==> flow/design.v <==
module pg_0 (
    input logic a,
    input logic b,
    output logic p,
    output logic g
);
assign p = a ^ b;
assign g = a & b;
endmodule
module pg_1plus (
    input logic pi_cur,
    input logic gi_cur,
    input logic pi_prev,
    input logic gi_prev,
    output logic pout,
    output logic gout
);
assign pout = pi_cur & pi_prev;
assign gout = gi_cur | (pi_cur & gi_prev);
endmodule
module ks_add #(
    parameter N = 64
)
(
    input  logic         clk,
    input  logic         rstn_,
    input  logic         en,
    input  logic [N-1:0] a,
    input  logic [N-1:0] b,
    output logic [N-1:0] out
);
    localparam int stages = $clog2(N) + 1;
    function automatic integer log2_arr(input integer x);
        integer k;
        begin
            log2_arr = 0;
            for (k = 1; k < 31; k = k + 1)
                if (x >= (1 << k)) log2_arr = k;
        end
    endfunction
    genvar i;
    generate
        for (i = 0; i < stages; i++) begin : gen_pg
            logic [(N-(2**(i-1)))-1:0] g_reg_array;
            logic [(N-(2**(i-1)))-1:0] p_reg_array;
            logic [(N-(2**(i-1)))-1:0] p_out_array;
            logic [(N-(2**(i-1)))-1:0] g_out_array;
        end
    endgenerate
    genvar j;
    generate
        for (j = 0; j < stages; j++) begin : reg_assign
            always_ff @( posedge clk ) begin
                if ( !rstn_ ) begin
                    gen_pg[j].g_reg_array <= 0;
                    gen_pg[j].p_reg_array <= 0;
                end
                else if ( en ) begin
                    gen_pg[j].g_reg_array <= gen_pg[j].g_out_array;
                    gen_pg[j].p_reg_array <= gen_pg[j].p_out_array;
                end
                else begin
                    gen_pg[j].g_reg_array <= gen_pg[j].g_reg_array;
                    gen_pg[j].p_reg_array <= gen_pg[j].p_reg_array;
                end
            end
        end
    endgenerate
    genvar step;
    generate 
        for (i = 0; i < N; i++) begin
            pg_0 step0(a[i], b[i], gen_pg[0].p_out_array[i], gen_pg[0].g_out_array[i]);
        end
        for (step = 1; step <= stages; step++) begin
            for (i = 0; i < N-2**(step-1); i++) begin 
                if (step == 1) begin
                    pg_1plus stepn(gen_pg[0].p_reg_array[i+1],  
                                 gen_pg[0].g_reg_array[i+1], 
                                 gen_pg[0].p_reg_array[i], 
                                 gen_pg[0].g_reg_array[i], 
                                 gen_pg[step].p_out_array[i], 
                                 gen_pg[step].g_out_array[i]);
                end
                if (step > 1) begin
                    if (i==0) begin
                        pg_1plus stepn(gen_pg[step-1].p_reg_array[i+2**(step-2)],  
                                 gen_pg[step-1].g_reg_array[i+2**(step-2)], 
                                 gen_pg[0].p_reg_array[0], 
                                 gen_pg[0].g_reg_array[0], 
                                 gen_pg[step].p_out_array[0], 
                                 gen_pg[step].g_out_array[0]);
                    end
                    else if (i < 2**(step-2)) begin 
                        pg_1plus stepn(gen_pg[step-1].p_reg_array[i+2**(step-2)],                                         
                                 gen_pg[step-1].g_reg_array[i+2**(step-2)],                                            
                                 gen_pg[log2_arr(i)+1].p_reg_array[i-2**(log2_arr(i))], 
                                 gen_pg[log2_arr(i)+1].g_reg_array[i-2**(log2_arr(i))],
                                 gen_pg[step].p_out_array[i], 
                                 gen_pg[step].g_out_array[i]);
                    end
                    else begin  
                        pg_1plus stepn(gen_pg[step-1].p_reg_array[i+2**(step-2)],  
                                 gen_pg[step-1].g_reg_array[i+2**(step-2)], 
                                 gen_pg[step-1].p_reg_array[i-2**(step-2)], 
                                 gen_pg[step-1].g_reg_array[i-2**(step-2)], 
                                 gen_pg[step].p_out_array[i], 
                                 gen_pg[step].g_out_array[i]);
                    end
                end
            end
        end
    endgenerate
    generate
        for (i = 0; i < N; i++) begin
            if ( i==0 ) begin
                assign out[0] = gen_pg[0].p_reg_array[0];
            end
            else if ( i==1 ) begin
                assign out[1] = gen_pg[0].p_reg_array[1] ^ gen_pg[0].g_reg_array[0];
            end
            else if (i <= N/2) begin  
                assign out[i] = (gen_pg[0].p_reg_array[i]) ^ (gen_pg[log2_arr(i-1)+1].g_reg_array[(i-1)-2**log2_arr(i-1)]); 
            end
            else begin
                assign out[i] = gen_pg[0].p_reg_array[i] ^ gen_pg[stages-1].g_reg_array[(i-1)-(N/2)]; 
            end
        end
    endgenerate
endmodule
Settings: LEC_CHECK=0, ABC_AREA=1, CAP_MARGIN=30, CELL_PAD_IN_SITES_DETAIL_PLACEMENT=1, CELL_PAD_IN_SITES_GLOBAL_PLACEMENT=2, CORE_ASPECT_RATIO=0.54, CORE_MARGIN=7, CORE_UTILIZATION=40, CTS_CLUSTER_DIAMETER=274, CTS_CLUSTER_SIZE=20, GPL_ROUTABILITY_DRIVEN=0, MAX_ROUTING_LAYER=met4, MIN_ROUTING_LAYER=met1, PLACE_DENSITY=0.67, SLEW_MARGIN=35; clock period 2.0 ns.
run.sh (not shown) runs the stock make flow with config.mk's settings and CLKGATE_MAP_FILE=.
The baseline completed and failed the layout checks on negative setup slack.
Edit:
- CAP_MARGIN: 30 -> 20
- CELL_PAD_IN_SITES_DETAIL_PLACEMENT: 1 -> not set
- CELL_PAD_IN_SITES_GLOBAL_PLACEMENT: 2 -> not set
- CORE_ASPECT_RATIO: 0.54 -> not set
- CORE_MARGIN: 7 -> 2
- CORE_UTILIZATION: 40 -> 23
- CTS_CLUSTER_DIAMETER: 274 -> not set
- CTS_CLUSTER_SIZE: 20 -> not set
- GPL_ROUTABILITY_DRIVEN: 0 -> not set
- MAX_ROUTING_LAYER: met4 -> not set
- MIN_ROUTING_LAYER: met1 -> not set
- PLACE_DENSITY: 0.67 -> not set
- PLACE_DENSITY_LB_ADDON: not set -> 0.15
- SLEW_MARGIN: 35 -> 20
- TNS_END_PERCENT: not set -> 90
- clock period: 2.0 -> 2.94 ns (I/O delays scaled with it)
Now the flow produced a clean layout.
Area after synthesis stays the same.
Utilization falls by 19 points.
Routed wire length came out lower by 0.75%.
Combinational power went down by 32%.
Worst setup slack gets better by 0.30 ns.
Global-route usage drops by 10 points.
Final area rose by 5.6%.
Power fell by 16%.
Sequential power fell by 31%.
Edit:
- ABC_AREA: 1 -> not set
- CAP_MARGIN: 20 -> 5
- CORE_UTILIZATION: 23 -> 68
- CTS_CLUSTER_SIZE: not set -> 39
- PLACE_DENSITY: not set -> 0.35
- PLACE_DENSITY_LB_ADDON: 0.15 -> not set
- SETUP_SLACK_MARGIN: not set -> 0.32
- TNS_END_PERCENT: 90 -> not set
- clock period: 2.94 -> 1.08 ns (I/O delays scaled with it)
Effect:
- With this change the flow finished but failed the layout checks on negative setup slack
- utilization grows by 62 points
- routed wire length barely changes
- setup slack gets worse by 0.77 ns
- cell area rose by 6.5%
- cell count shrinks by 30%
- synthesized cell count decreases by 21%
- register-to-register slack loses 2.0 ns
- count of clock-buffer cells in the layout decreases by 23
- non-clock buffer count rises by 243
- clock power increases by 150%
- global-route usage went up by 24 points
Edit:
- CAP_MARGIN: 5 -> 20
- CORE_UTILIZATION: 68 -> 40
- CTS_CLUSTER_SIZE: 39 -> not set
- PLACE_DENSITY: 0.35 -> not set
- SETUP_SLACK_MARGIN: 0.32 -> not set
- clock period: 1.08 -> 2.0 ns (I/O delays scaled with it)
What happened: The changed run ran to the end with no violations; setup slack improved by 0.64 ns; via count fell by 18%; die area rose by 68%; first-iteration DRC count fell by 65%; utilization fell by 42 points; clock skew fell by 0.0049 ns; design area fell by 8.2%; total power fell by 47%; critical path depth does not change; register-to-register slack improved by 0.76 ns; global-route usage fell by 19 points.

raven:
RTL: the design.v shown in full above, as it stands there.
==> flow/config.mk <==
export PLATFORM = sky130hd
export DESIGN_NAME = ks_add
export DESIGN_NICKNAME = ks_add
export VERILOG_FILES = /design/flow/design.v
export SDC_FILE = /design/flow/constraint.sdc
export NUM_CORES = 4
export LEC_CHECK = 0
export CAP_MARGIN = 20
export CORE_MARGIN = 2
export CORE_UTILIZATION = 72
export CTS_CLUSTER_DIAMETER = 53
export CTS_CLUSTER_SIZE = 14
export HOLD_SLACK_MARGIN = -0.1
export PLACE_DENSITY_LB_ADDON = 0.28
export SLEW_MARGIN = 20
==> flow/constraint.sdc <==
create_clock -name core_clock -period 1.48 [get_ports {clk}]
set_input_delay 0.2960 -clock core_clock [delete_from_list [all_inputs] [get_ports {clk}]]
set_output_delay 0.2960 -clock core_clock [all_outputs]
set_load 0.01 [all_outputs]
| raven | all stages done | FAIL | setup timing |
Modified inputs, indigo compared to raven
# raven
export LEC_CHECK = 0
export CAP_MARGIN = 20
export CORE_MARGIN = 2
export CORE_UTILIZATION = 72
export CTS_CLUSTER_DIAMETER = 53
export CTS_CLUSTER_SIZE = 14
export HOLD_SLACK_MARGIN = -0.1
export PLACE_DENSITY_LB_ADDON = 0.28
export SLEW_MARGIN = 20
create_clock -name core_clock -period 1.48 [get_ports {clk}]
# indigo
export LEC_CHECK = 0
export CAP_MARGIN = 20
export CORE_MARGIN = 2
export CORE_UTILIZATION = 68
export HOLD_SLACK_MARGIN = -0.09
export MAX_ROUTING_LAYER = met4
export SLEW_MARGIN = 20
create_clock -name core_clock -period 1.71 [get_ports {clk}]
--- outcome ---
- indigo: all stages complete, timing, DRC and antenna checks passed
- met2 wire length of indigo falls short of that of raven by a few percent.
- When indigo is set beside raven, its share of power burned in registers turns out to be 5.1 points smaller.
- indigo vs. raven: count of plain and timing-repair buffers in the layout went down by about 18%.
- Design area of indigo exceeds that of raven slightly.
For nickel, these inputs were changed with respect to indigo:
# indigo
export LEC_CHECK = 0
export CAP_MARGIN = 20
export CORE_MARGIN = 2
export CORE_UTILIZATION = 68
export HOLD_SLACK_MARGIN = -0.09
export MAX_ROUTING_LAYER = met4
export SLEW_MARGIN = 20
create_clock -name core_clock -period 1.71 [get_ports {clk}]
# nickel
export LEC_CHECK = 0
export CAP_MARGIN = 20
export CORE_MARGIN = 2
export CORE_UTILIZATION = 72
export CTS_CLUSTER_DIAMETER = 358
export CTS_CLUSTER_SIZE = 31
export PLACE_DENSITY_LB_ADDON = 0.29
export SETUP_SLACK_MARGIN = -0.08
export SLEW_MARGIN = 20
export TNS_END_PERCENT = 30
create_clock -name core_clock -period 1.07 [get_ports {clk}]
Findings:
Both conditions hold for indigo: the flow ran to the end and the final layout passed the timing, DRC and antenna checks. nickel completed end to end; final checks failed (setup timing). From indigo to nickel the numbers moved as follows: detailed-route wire length per cell has decreased, net count after synthesis has remained practically unchanged, final design utilization has increased, portion of the layout cell area used by non-clock buffers has increased. nickel vs. indigo: non-clock buffer count in the final layout rose by about 40%, fraction of standard cell area in multi-input logic rose by 0.96 points, flop share of the area rose by 0.91 points. Critical-path cell with the highest stage delay = dfxtp_2: nickel; critical-path cell with the highest stage delay = dfxtp_4: indigo. Vertical die dimension in nickel is 2.8% lower than in indigo. Between indigo and nickel, the difference in clock network latency to the later pin of the worst-skew pair is negligible.
What xenon does differently from nickel at the input level:
# nickel
export LEC_CHECK = 0
export CAP_MARGIN = 20
export CORE_MARGIN = 2
export CORE_UTILIZATION = 72
export CTS_CLUSTER_DIAMETER = 358
export CTS_CLUSTER_SIZE = 31
export PLACE_DENSITY_LB_ADDON = 0.29
export SETUP_SLACK_MARGIN = -0.08
export SLEW_MARGIN = 20
export TNS_END_PERCENT = 30
create_clock -name core_clock -period 1.07 [get_ports {clk}]
# xenon
export LEC_CHECK = 0
export CAP_MARGIN = 20
export CORE_MARGIN = 2
export CORE_UTILIZATION = 58
export SLEW_MARGIN = 20
create_clock -name core_clock -period 1.07 [get_ports {clk}]
Findings:
Ran to the end and failed final checks on setup timing: xenon. On global-route usage over all layers, the higher figure sits with nickel, not xenon. Vias: xenon fewer than nickel. Diff nickel and xenon: met1 routing resource usage after global routing lower in xenon.
Power is estimated from default activity; no workload was simulated.
